==> 07-04: inputs <==
## LASER
module LASER (
    input CLK,
    input RST,
    input [3:0] X,
    input [3:0] Y,
    output reg [3:0] C1X,
    output reg [3:0] C1Y,
    output reg [3:0] C2X,
    output reg [3:0] C2Y,
    output reg DONE
);
    localparam S_IDLE           = 4'd0;
    localparam S_READ           = 4'd1;
    localparam S_INIT_C1        = 4'd2;
    localparam S_CALC_C1        = 4'd3;
    localparam S_UPDATE_C1      = 4'd4;
    localparam S_INIT_C2        = 4'd5;
    localparam S_CALC_C2        = 4'd6;
    localparam S_UPDATE_C2      = 4'd7;
    localparam S_CHECK_CONV     = 4'd8;
    localparam S_DONE           = 4'd9;
    localparam S_WAIT           = 4'd10;
    reg [3:0] state;
    reg [5:0] pixel_count;
    reg [3:0] X_MEM [0:39];
    reg [3:0] Y_MEM [0:39];
    reg [5:0] mark_data;        
    reg [3:0] index_X, index_Y; 
    reg [5:0] current_hit_count;
    reg [5:0] best_hit_count;
    reg [3:0] best_c1x, best_c1y;
    reg [3:0] best_c2x, best_c2y;
    reg [3:0] old_c1x, old_c1y, old_c2x, old_c2y;
    reg p0_scan, p1_scan, p2_scan, p3_scan;    
    reg p0_fix,  p1_fix,  p2_fix,  p3_fix;     
    reg hit0, hit1, hit2, hit3;                
    reg [3:0] fixed_cx, fixed_cy;
    always @(posedge CLK or posedge RST) begin
        if (RST) begin
            state <= S_IDLE;
            pixel_count <= 0;
            DONE <= 0;
            C1X <= 0; C1Y <= 0; C2X <= 0; C2Y <= 0;
            mark_data <= 0;
            index_X <= 0; index_Y <= 0;
            current_hit_count <= 0; best_hit_count <= 0;
            best_c1x <= 0; best_c1y <= 0; best_c2x <= 0; best_c2y <= 0;
        end
        else begin
            case(state)
                S_IDLE: begin
                    DONE <= 0;
                    state <= S_READ;
  ...
clock: 5.98 ns
lec_check: 0
cap_margin: 20
core_margin: 2
core_utilization: 72
cts_cluster_diameter: 277
gpl_timing_driven: 1
min_routing_layer: met1
place_density: 0.64
slew_margin: 20
run.sh (not shown) runs the stock make flow with config.mk's settings and CLKGATE_MAP_FILE=.
==> inputs of 03-20, as changes to 07-04 <==
CORE_UTILIZATION = 70   (was 72)
PLACE_DENSITY = 0.65   (was 0.64)
SETUP_SLACK_MARGIN = -0.28   (was not set)
==> flow/constraint.sdc (replaced) <==
create_clock -name core_clock -period 3.69 [get_ports {CLK}]
set_input_delay 0.7380 -clock core_clock [delete_from_list [all_inputs] [get_ports {CLK}]]
set_output_delay 0.7380 -clock core_clock [all_outputs]
set_load 0.01 [all_outputs]
==> inputs of 06-09, as changes to 07-04 <==
ABC_AREA = 1   (was not set)
CELL_PAD_IN_SITES_GLOBAL_PLACEMENT = 1   (was not set)
CORE_UTILIZATION = 40   (was 72)
CTS_CLUSTER_DIAMETER = 267   (was 277)
GPL_TIMING_DRIVEN = not set   (was 1)
PLACE_DENSITY = not set   (was 0.64)
SETUP_SLACK_MARGIN = -0.14   (was not set)
SLEW_MARGIN = 10   (was 20)
==> flow/constraint.sdc (replaced) <==
create_clock -name core_clock -period 4.08 [get_ports {CLK}]
set_input_delay 0.8160 -clock core_clock [delete_from_list [all_inputs] [get_ports {CLK}]]
set_output_delay 0.8160 -clock core_clock [all_outputs]
set_load 0.01 [all_outputs]
==> impl_metrics.json <==
{
  "outcome": "complete, but fails checks",
  "check.faults": "setup timing",
  "insertedDiodeCount": 4,
  "min_path_cells": 0,
  "setup_ws_ns": -1.07,
  "p_clk_share_pct": 46.5,
  "p_int_mw": 4.55,
  "clk_latency_ns": 0.59,
  "die_h_um": 179,
  "overflow": 0,
  "ys_area_um2": 22000,
  "worst_slew_pin_slew_ns": 1.23,
  "setup_viol": 6,
  "postLayoutCellArea_um2": 26600,
  "p_clk_mw": 2.74,
  "aoi_share_pct": 14.6
}
(the above is from 07-04)
==> impl_metrics.json <==
{
  "ctsRootBufferMaster": "clkbuf_16",
  "place_congestion": 0.949,
  "aoi_share_pct": 14.6,
  "ctsHtreeMaxLevel": 2,
  "grt_use_met2_pct": 90.5,
  "top_area_share_pct": 45.9,
  "pin_count": 27,
  "fp_nets": 1984,
  "ys_area_um2": 22000,
  "lastStage": "global routing",
  "async_reset_ff_share_pct": 18.0,
  "die_h_um": 181,
  "ys.flop_type": "edfxtp_1",
  "error": "[ERROR GRT-0232] Routing congestion too high. Check the congestion heatmap in the GUI.",
  "syn-cell-area_um2": 22000,
  "dpl-instance-area_um2": 26100,
  "outcome": "stopped before the end",
  "overflow": 16,
  "grt_use_met1_pct": 73.1
}
(the above is from 03-20)
==> impl_metrics.json <==
{
  "outcome": "complete, but fails checks",
  "check.faults": "setup timing",
  "die_h_um": 242,
  "p_int_mw": 6.76,
  "ys_area_um2": 22700,
  "clk_latency_ns": 0.57,
  "insertedDiodeCount": 0,
  "overflow": 0,
  "setup_viol": 6,
  "worst_slew_pin_slew_ns": 0.951,
  "setup_ws_ns": -1.53
}
(the above is from 06-09)

---

==> lagoon: inputs <==
==> flow/design.v <==
module LASER (
    input CLK,
    input RST,
    input [3:0] X,
    input [3:0] Y,
    output reg [3:0] C1X,
    output reg [3:0] C1Y,
    output reg [3:0] C2X,
    output reg [3:0] C2Y,
    output reg DONE
);
    localparam S_IDLE           = 4'd0;
    localparam S_READ           = 4'd1;
    localparam S_INIT_C1        = 4'd2;
    localparam S_CALC_C1        = 4'd3;
    localparam S_UPDATE_C1      = 4'd4;
    localparam S_INIT_C2        = 4'd5;
    localparam S_CALC_C2        = 4'd6;
    localparam S_UPDATE_C2      = 4'd7;
    localparam S_CHECK_CONV     = 4'd8;
    localparam S_DONE           = 4'd9;
    localparam S_WAIT           = 4'd10;
    reg [3:0] state;
    reg [5:0] pixel_count;
    reg [3:0] X_MEM [0:39];
    reg [3:0] Y_MEM [0:39];
    reg [5:0] mark_data;        
    reg [3:0] index_X, index_Y; 
    reg [5:0] current_hit_count;
    reg [5:0] best_hit_count;
    reg [3:0] best_c1x, best_c1y;
    reg [3:0] best_c2x, best_c2y;
    reg [3:0] old_c1x, old_c1y, old_c2x, old_c2y;
    reg p0_scan, p1_scan, p2_scan, p3_scan;    
    reg p0_fix,  p1_fix,  p2_fix,  p3_fix;     
    reg hit0, hit1, hit2, hit3;                
    reg [3:0] fixed_cx, fixed_cy;
    always @(posedge CLK or posedge RST) begin
        if (RST) begin
            state <= S_IDLE;
            pixel_count <= 0;
            DONE <= 0;
            C1X <= 0; C1Y <= 0; C2X <= 0; C2Y <= 0;
            mark_data <= 0;
            index_X <= 0; index_Y <= 0;
            current_hit_count <= 0; best_hit_count <= 0;
            best_c1x <= 0; best_c1y <= 0; best_c2x <= 0; best_c2y <= 0;
        end
        else begin
            case(state)
                S_IDLE: begin
                    DONE <= 0;
                    state <= S_READ;
                    best_c1x <= 0; best_c1y <= 0; best_c2x <= 0; best_c2y <= 0;
                    X_MEM[pixel_count] <= X;
                    Y_MEM[pixel_count] <= Y;
                    pixel_count <= pixel_count + 1;
                end
                S_READ: begin
                    X_MEM[pixel_count] <= X;
                    Y_MEM[pixel_count] <= Y;
                    if (pixel_count >= 39) begin
                        pixel_count <= 0;
                        state <= S_INIT_C1; 
                    end
                    else begin
                        pixel_count <= pixel_count + 1;
                    end
                end
                S_INIT_C1: begin
                    index_X <= 0;
                    index_Y <= 0;
                    best_hit_count <= 0; 
                    old_c1x <= best_c1x; old_c1y <= best_c1y;
                    old_c2x <= best_c2x; old_c2y <= best_c2y;
                    state <= S_CALC_C1;
                    mark_data <= 0;
                    current_hit_count <= 0;
                end
                S_CALC_C1: begin
                    current_hit_count <= current_hit_count + hit0 + hit1 + hit2 + hit3;
                    if (mark_data == 36) begin
                        state <= S_UPDATE_C1;
                        mark_data <= 0;
                    end
                    else begin
                        mark_data <= mark_data + 4;
                    end
                end
                S_UPDATE_C1: begin
                    if (current_hit_count >= best_hit_count) begin
                        best_hit_count <= current_hit_count;
                        best_c1x <= index_X;
                        best_c1y <= index_Y;
                    end
                    current_hit_count <= 0;
                    if (index_X == 15 && index_Y == 15) begin
                        state <= S_INIT_C2;
                    end
                    else begin
                        if (index_X == 15) begin
                            index_X <= 0;
                            index_Y <= index_Y + 1;
                        end else begin
                            index_X <= index_X + 1;
                        end
                        state <= S_CALC_C1; 
                    end
                end
                S_INIT_C2: begin
                    index_X <= 0;
                    index_Y <= 0;
                    best_hit_count <= 0; 
                    state <= S_CALC_C2;
                    mark_data <= 0;
                    current_hit_count <= 0;
                end
                S_CALC_C2: begin
                    current_hit_count <= current_hit_count + hit0 + hit1 + hit2 + hit3;
                    if (mark_data == 36) begin
                        state <= S_UPDATE_C2;
                        mark_data <= 0;
                    end
                    else begin
                        mark_data <= mark_data + 4;
                    end
                end
                S_UPDATE_C2: begin
                    if (current_hit_count >= best_hit_count) begin
                        best_hit_count <= current_hit_count;
                        best_c2x <= index_X;
                        best_c2y <= index_Y;
                    end
                    current_hit_count <= 0;
                    if (index_X == 15 && index_Y == 15) begin
                        state <= S_CHECK_CONV; 
                    end
                    else begin
                        if (index_X == 15) begin
                            index_X <= 0;
                            index_Y <= index_Y + 1;
                        end else begin
                            index_X <= index_X + 1;
                        end
                        state <= S_CALC_C2;
                    end
                end
                S_CHECK_CONV: begin
                    if (old_c1x == best_c1x && old_c1y == best_c1y && 
                        old_c2x == best_c2x && old_c2y == best_c2y) begin
                        state <= S_DONE;
                    end
                    else begin
                        state <= S_INIT_C1;
                    end
                end
                S_DONE: begin
                    C1X <= best_c1x; C1Y <= best_c1y;
                    C2X <= best_c2x; C2Y <= best_c2y;
                    DONE <= 1;
                    state <= S_WAIT;
                end
                S_WAIT: begin
                    DONE <= 0;
                    state <= S_IDLE;
                end
                default: state <= S_IDLE;
            endcase
        end
    end
    function check_hit;
        input [3:0] tx, ty, cx, cy;
        reg [3:0] abs_dx, abs_dy;
        begin
            abs_dx = (tx >= cx) ? (tx - cx) : (cx - tx);
            abs_dy = (ty >= cy) ? (ty - cy) : (cy - ty);
            if ( (abs_dx + abs_dy <= 4) || (abs_dx == 2 && abs_dy == 3) || (abs_dx == 3 && abs_dy == 2) )
                check_hit = 1'b1;
            else
                check_hit = 1'b0;
        end
    endfunction
    always @(*) begin
        if (state == S_CALC_C1) begin
            fixed_cx = best_c2x;
            fixed_cy = best_c2y;
        end
        else begin 
            fixed_cx = best_c1x;
            fixed_cy = best_c1y;
        end
    end
    always @(*) begin
        p0_scan = check_hit(X_MEM[mark_data],   Y_MEM[mark_data],   index_X, index_Y);
        p1_scan = check_hit(X_MEM[mark_data+1], Y_MEM[mark_data+1], index_X, index_Y);
        p2_scan = check_hit(X_MEM[mark_data+2], Y_MEM[mark_data+2], index_X, index_Y);
        p3_scan = check_hit(X_MEM[mark_data+3], Y_MEM[mark_data+3], index_X, index_Y);
        p0_fix = check_hit(X_MEM[mark_data],   Y_MEM[mark_data],   fixed_cx, fixed_cy);
        p1_fix = check_hit(X_MEM[mark_data+1], Y_MEM[mark_data+1], fixed_cx, fixed_cy);
        p2_fix = check_hit(X_MEM[mark_data+2], Y_MEM[mark_data+2], fixed_cx, fixed_cy);
        p3_fix = check_hit(X_MEM[mark_data+3], Y_MEM[mark_data+3], fixed_cx, fixed_cy);
        hit0 = p0_scan || p0_fix;
        hit1 = p1_scan || p1_fix;
        hit2 = p2_scan || p2_fix;
        hit3 = p3_scan || p3_fix;
    end
endmodule
==> flow/run.sh <==
#!/bin/bash
# the make line also repeats each setting of config.mk as NAME=value (left out here)
make -C /OpenROAD-flow-scripts/flow DESIGN_CONFIG=/design/flow/config.mk WORK_HOME=/design/flow/orfs CLKGATE_MAP_FILE= finish
==> flow/config.mk <==
export PLATFORM = sky130hd
export DESIGN_NAME = LASER
export DESIGN_NICKNAME = LASER
export VERILOG_FILES = /design/flow/design.v
export SDC_FILE = /design/flow/constraint.sdc
export NUM_CORES = 4
export LEC_CHECK = 0
export CAP_MARGIN = 20
export CELL_PAD_IN_SITES_GLOBAL_PLACEMENT = 1
export CORE_ASPECT_RATIO = 1.71
export CORE_MARGIN = 7
export CORE_UTILIZATION = 28
export CTS_CLUSTER_DIAMETER = 277
export GPL_ROUTABILITY_DRIVEN = 0
export GPL_TIMING_DRIVEN = 0
export HOLD_SLACK_MARGIN = 0.01
export MIN_ROUTING_LAYER = met2
export PLACE_DENSITY_LB_ADDON = 0.2
export SETUP_SLACK_MARGIN = 1.98
export SLEW_MARGIN = 40
export TNS_END_PERCENT = 45
==> flow/constraint.sdc <==
create_clock -name core_clock -period 7.38 [get_ports {CLK}]
set_input_delay 1.4760 -clock core_clock [delete_from_list [all_inputs] [get_ports {CLK}]]
set_output_delay 1.4760 -clock core_clock [all_outputs]
set_load 0.01 [all_outputs]
==> violet: changes against lagoon <==
Settings changed: CELL_PAD_IN_SITES_GLOBAL_PLACEMENT 1 to default, CORE_ASPECT_RATIO 1.71 to default, CORE_MARGIN 7 to 2, CORE_UTILIZATION 28 to 72, GPL_ROUTABILITY_DRIVEN 0 to default, GPL_TIMING_DRIVEN 0 to 1, HOLD_SLACK_MARGIN 0.01 to default, MIN_ROUTING_LAYER met2 to met1, PLACE_DENSITY_LB_ADDON 0.2 to default, SETUP_SLACK_MARGIN 1.98 to default, SLEW_MARGIN 40 to 20, TNS_END_PERCENT 45 to default.
==> flow/constraint.sdc (replaced) <==
create_clock -name core_clock -period 4.69 [get_ports {CLK}]
set_input_delay 0.9380 -clock core_clock [delete_from_list [all_inputs] [get_ports {CLK}]]
set_output_delay 0.9380 -clock core_clock [all_outputs]
set_load 0.01 [all_outputs]
==> tab_implementation.tex <==
% Generated from flow reports
\begin{tabular}{lr}
\hline
Metric & Value \\
\hline
\multicolumn{2}{l}{\textbf{Run status}} \\
\quad Outcome & did not finish \\
\quad Stop stage & 5\_1\_grt \\
\quad Tool error message & [ERROR GRT-0232] Routing congestion too high. Check the congestion heatmap in the GUI. \\
\multicolumn{2}{l}{\textbf{Placement}} \\
\quad Pre-CTS setup slack & -1.63 ns \\
\multicolumn{2}{l}{\textbf{Global routing}} \\
\quad Met1 usage & 78.0\% \\
\hline
\end{tabular}
The numbers above come from violet.

==> tab_implementation.tex <==
% Table of physical implementation metrics
\begin{tabular}{lr}
\hline
Metric & Value \\
\hline
\multicolumn{2}{l}{\textbf{Layout}} \\
\quad P\&R area growth vs syn & 22.9\% \\
\quad Proportion of cell area spent on the clock network & 4.70\% \\
\quad Tally of filler cells in the layout & 7,658 \\
\multicolumn{2}{l}{\textbf{Power and ir drop}} \\
\quad Internal & between 3 and 4 mW \\
\multicolumn{2}{l}{\textbf{Run status}} \\
\quad Outcome & finished clean \\
\multicolumn{2}{l}{\textbf{Global routing}} \\
\quad Met1 usage & 0\% \\
\hline
\end{tabular}
The numbers above come from lagoon.

Power figures rest on the tool's default switching activity, not on a simulated workload.
